==> inputs of run D <==
==> flow/design.v <==
module yuv_to_rgb (
input            clk             ,  
input            rst_n           ,  
input            start_conversion,  
input      [7:0] y               , 
input      [7:0] u               ,
input      [7:0] v               ,
output reg [7:0] r               , 
output reg [7:0] g               , 
output reg [7:0] b               ,
output reg       pixel_ready        
);
parameter signed [15:0] C_1_402 = 16'h059C;   
parameter signed [15:0] C_0_344 = 16'h0160;   
parameter signed [15:0] C_0_714 = 16'h02DB;   
parameter signed [15:0] C_1_772 = 16'h0716;   
wire signed [15:0] y_s;
wire signed [15:0] u_s;
wire signed [15:0] v_s;
wire signed [31:0] r_temp;
wire signed [31:0] g_temp;
wire signed [31:0] b_temp;
assign y_s = y;
assign u_s = u - 128;   
assign v_s = v - 128;   
assign r_temp = y_s + ((v_s * C_1_402) >>> 10);
assign g_temp = y_s - ((u_s * C_0_344) >>> 10) - ((v_s * C_0_714) >>> 10);
assign b_temp = y_s + ((u_s * C_1_772) >>> 10);
always @(posedge clk or negedge rst_n)	
	if (~rst_n)	            r <= 8'h00; else
	if (start_conversion) begin	
		if (r_temp < 0)	    r <= 8'h00; else
		if (r_temp > 255) 	r <= 8'hFF; else
											    r <= r_temp[7:0];
	end
always @(posedge clk or negedge rst_n)	
	if (~rst_n)	            g <= 8'h00; else
	if (start_conversion) begin	
		if (g_temp < 0)	    g <= 8'h00; else
		if (g_temp > 255) 	g <= 8'hFF; else
											    g <= g_temp[7:0];
	end
always @(posedge clk or negedge rst_n)	
	if (~rst_n)	            b <= 8'h00; else
	if (start_conversion) begin	
		if (b_temp < 0)	    b <= 8'h00; else
		if (b_temp > 255) 	b <= 8'hFF; else
											    b <= b_temp[7:0];
	end
always @(posedge clk or negedge rst_n)
	if (~rst_n)     	        pixel_ready <= 1'b0; else
	if (pixel_ready)          pixel_ready <= 1'b0; else
	if (start_conversion)	    pixel_ready <= 1'b1;
endmodule
module yuv422_to_rgb (
input             pclk               ,  
input             presetn            ,  
input      [31:0] paddr              ,  
input      [31:0] pwdata             ,  
output reg [31:0] prdata             ,  
input         	  pwrite             ,  
input         	  psel               ,  
input         	  penable            , 
output            pslverr            ,  
output            pready             ,  
output reg        irq                ,  
output reg [95:0] rgb_out               
);
localparam IDLE    = 3'd0;
localparam LOAD    = 3'd1;
localparam CONVERT = 3'd2;
reg  [7:0] yuv_mem [0:7];     
reg  [7:0] y0;                
reg  [7:0] u0;                
reg  [7:0] y1;                
reg  [7:0] v0;                
reg  [7:0] y2;                
reg  [7:0] u1;                
reg  [7:0] y3;                
reg  [7:0] v1;                
wire [7:0] r0;                
wire [7:0] g0;                
wire [7:0] b0;                
wire [7:0] r1;                
wire [7:0] g1;                
wire [7:0] b1;                
wire [7:0] r2;                
wire [7:0] g2;                
wire [7:0] b2;                
wire [7:0] r3;                
wire [7:0] g3;                
wire [7:0] b3;                
reg        cnt_writes;        
reg  [2:0] state;             
reg        start_conversion;  
wire [3:0] result_ready;      
yuv_to_rgb conv0 (.clk(pclk), .rst_n(presetn), .start_conversion(start_conversion), .y(y0), .u(u0), .v(v0), .r(r0), .g(g0), .b(b0), .pixel_ready(result_ready[0]));
yuv_to_rgb conv1 (.clk(pclk), .rst_n(presetn), .start_conversion(start_conversion), .y(y1), .u(u0), .v(v0), .r(r1), .g(g1), .b(b1), .pixel_ready(result_ready[1]));
yuv_to_rgb conv2 (.clk(pclk), .rst_n(presetn), .start_conversion(start_conversion), .y(y2), .u(u1), .v(v1), .r(r2), .g(g2), .b(b2), .pixel_ready(result_ready[2]));
yuv_to_rgb conv3 (.clk(pclk), .rst_n(presetn), .start_conversion(start_conversion), .y(y3), .u(u1), .v(v1), .r(r3), .g(g3), .b(b3), .pixel_ready(result_ready[3]));
assign pready  = 1'b1;
assign pslverr = 1'b0;
always @(posedge pclk or negedge presetn)
	if (~presetn)	prdata <= 32'd0; else
	if (psel & ~penable & ~pwrite)	
		case(paddr[7:0])
			8'h20: prdata <= (state == IDLE) ? {32'hFFFFFFFF} : {32'd0};
			8'h30: prdata <= {rgb_out[95:72], 8'd0};   
			8'h34: prdata <= {rgb_out[71:48], 8'd0};   
			8'h38: prdata <= {rgb_out[47:24], 8'd0};   
			8'h3c: prdata <= {rgb_out[23:0], 8'd0};   
		endcase           
always @(posedge pclk or negedge presetn)
	if (~presetn)	                        cnt_writes <= 'd0; else
	if (psel & penable & pready & pwrite)	cnt_writes <= cnt_writes + 'd1;
always @(posedge pclk or negedge presetn)
	if (~presetn)	                                     start_conversion <= 1'b0; else
	if (start_conversion)                              start_conversion <= 1'b0; else
	if (psel & penable & pready & pwrite & cnt_writes) start_conversion <= 1'b1;
always @(posedge pclk or negedge presetn)
	if (~presetn)      	irq <= 1'b0; else
	if (irq)					  irq <= 1'b0; else
	if (&result_ready)	irq <= 1'b1;
always @(posedge pclk or negedge presetn)
	if (~presetn)	                                                  state <= IDLE; else
	case(state)
		IDLE    : if (psel & ~penable & pwrite)                       state <= LOAD;     
		LOAD    : if (psel & penable & pready & pwrite & cnt_writes)  state <= CONVERT;  
		CONVERT : if (&result_ready)                                  state <= IDLE;     
	endcase
always @(posedge pclk or negedge presetn)
	if (~presetn) begin	yuv_mem[0] <= 8'd0;
	                    yuv_mem[1] <= 8'd0;
	                    yuv_mem[2] <= 8'd0;
	                    yuv_mem[3] <= 8'd0;
	                    yuv_mem[4] <= 8'd0;
	                    yuv_mem[5] <= 8'd0;
	                    yuv_mem[6] <= 8'd0;
	                    yuv_mem[7] <= 8'd0; end else
	if (psel & pwrite & ~penable) 
		case (paddr[7:0])                               
      8'h10: begin yuv_mem[0] <= pwdata[7:0];           
									 yuv_mem[1] <= pwdata[15:8];          
									 yuv_mem[2] <= pwdata[23:16];         
									 yuv_mem[3] <= pwdata[31:24]; end     
      8'h14: begin yuv_mem[4] <= pwdata[7:0];           
                   yuv_mem[5] <= pwdata[15:8];          
                   yuv_mem[6] <= pwdata[23:16];         
                   yuv_mem[7] <= pwdata[31:24]; end     
    endcase
always @(posedge pclk or negedge presetn)
	if (~presetn)	            rgb_out <= 96'd0; else
	if (&result_ready)	      rgb_out <= {r0, g0, b0, r1, g1, b1, r2, g2, b2, r3, g3, b3};  
always @(posedge pclk or negedge presetn)
	if (~presetn)	                    y0 <= 'd0; else
	if ((state == LOAD) & cnt_writes) y0 <= yuv_mem[0];
always @(posedge pclk or negedge presetn)
	if (~presetn)	                    u0 <= 'd0; else
	if ((state == LOAD) & cnt_writes) u0 <= yuv_mem[1];
always @(posedge pclk or negedge presetn)
	if (~presetn)	                    y1 <= 'd0; else
	if ((state == LOAD) & cnt_writes) y1 <= yuv_mem[2];
always @(posedge pclk or negedge presetn)
	if (~presetn)	                    v0 <= 'd0; else
	if ((state == LOAD) & cnt_writes) v0 <= yuv_mem[3];
always @(posedge pclk or negedge presetn)
	if (~presetn)	                    y2 <= 'd0; else
	if ((state == LOAD) & cnt_writes) y2 <= yuv_mem[4];
always @(posedge pclk or negedge presetn)
	if (~presetn)	                    u1 <= 'd0; else
	if ((state == LOAD) & cnt_writes) u1 <= yuv_mem[5];
always @(posedge pclk or negedge presetn)
	if (~presetn)	                    y3 <= 'd0; else
	if ((state == LOAD) & cnt_writes) y3 <= yuv_mem[6];
always @(posedge pclk or negedge presetn)
	if (~presetn)	                    v1 <= 'd0; else
	if ((state == LOAD) & cnt_writes) v1 <= yuv_mem[7];
endmodule
==> flow/run.sh <==
#!/bin/bash
# the make line also repeats each setting of config.mk as NAME=value (left out here)
make -C /OpenROAD-flow-scripts/flow DESIGN_CONFIG=/design/flow/config.mk WORK_HOME=/design/flow/orfs CLKGATE_MAP_FILE= finish
==> flow/config.mk <==
export PLATFORM = sky130hd
export DESIGN_NAME = yuv422_to_rgb
export DESIGN_NICKNAME = yuv422_to_rgb
export VERILOG_FILES = /design/flow/design.v
export SDC_FILE = /design/flow/constraint.sdc
export NUM_CORES = 4
export LEC_CHECK = 0
export CAP_MARGIN = 20
export CORE_MARGIN = 2
export CORE_UTILIZATION = 68
export CTS_CLUSTER_SIZE = 37
export SETUP_SLACK_MARGIN = 1.24
export SLEW_MARGIN = 20
==> flow/constraint.sdc <==
create_clock -name core_clock -period 6.92 [get_ports {pclk}]
set_input_delay 1.3840 -clock core_clock [delete_from_list [all_inputs] [get_ports {pclk}]]
set_output_delay 1.3840 -clock core_clock [all_outputs]
set_load 0.01 [all_outputs]
==> run F (differences from run D) <==
- ABC_AREA: default -> 1
- CORE_UTILIZATION: 68 -> 72
- CTS_CLUSTER_DIAMETER: default -> 237
- CTS_CLUSTER_SIZE: 37 -> 74
- MAX_ROUTING_LAYER: default -> met4
- PLACE_DENSITY_LB_ADDON: default -> 0.27
- SETUP_SLACK_MARGIN: 1.24 -> default
==> flow/constraint.sdc (replaced) <==
create_clock -name core_clock -period 4.53 [get_ports {pclk}]
set_input_delay 0.9060 -clock core_clock [delete_from_list [all_inputs] [get_ports {pclk}]]
set_output_delay 0.9060 -clock core_clock [all_outputs]
set_load 0.01 [all_outputs]
==> run M (differences from run D) <==
- CORE_UTILIZATION: 68 -> 40
- CTS_CLUSTER_SIZE: 37 -> default
- SETUP_SLACK_MARGIN: 1.24 -> default
==> flow/constraint.sdc (replaced) <==
create_clock -name core_clock -period 9.0 [get_ports {pclk}]
set_input_delay 1.8000 -clock core_clock [delete_from_list [all_inputs] [get_ports {pclk}]]
set_output_delay 1.8000 -clock core_clock [all_outputs]
set_load 0.01 [all_outputs]
==> run Y (differences from run D) <==
- CORE_UTILIZATION: 68 -> 61
- CTS_CLUSTER_SIZE: 37 -> 100
- PLACE_DENSITY: default -> 0.35
- SETUP_SLACK_MARGIN: 1.24 -> default
==> flow/constraint.sdc (replaced) <==
create_clock -name core_clock -period 6.29 [get_ports {pclk}]
set_input_delay 1.2580 -clock core_clock [delete_from_list [all_inputs] [get_ports {pclk}]]
set_output_delay 1.2580 -clock core_clock [all_outputs]
set_load 0.01 [all_outputs]
==> comparison <==
Run Y completed, yet does not pass: negative setup slack. Run F did not get past global routing (5_1_grt) (GRT-0116). Run D completed, yet does not pass: negative setup slack. Run M completed with no timing, DRC or antenna violations. Clock-buffer cell count, lowest first: run Y, run D, run M. Against run Y, the design area of run M is smaller by 9.7%. Against run Y, the sequential share of layout area of run D is higher by 0.41 points. Clock power: run Y > run D > run M. Against run Y, the die size of run D is smaller by about 10%. Of run M and run Y, run Y has the higher combinational power (gap about 50%, measured against run Y). Sequential cell count is the same in run D and run Y.
No activity file was given, so power comes from the tool's default toggle rates.
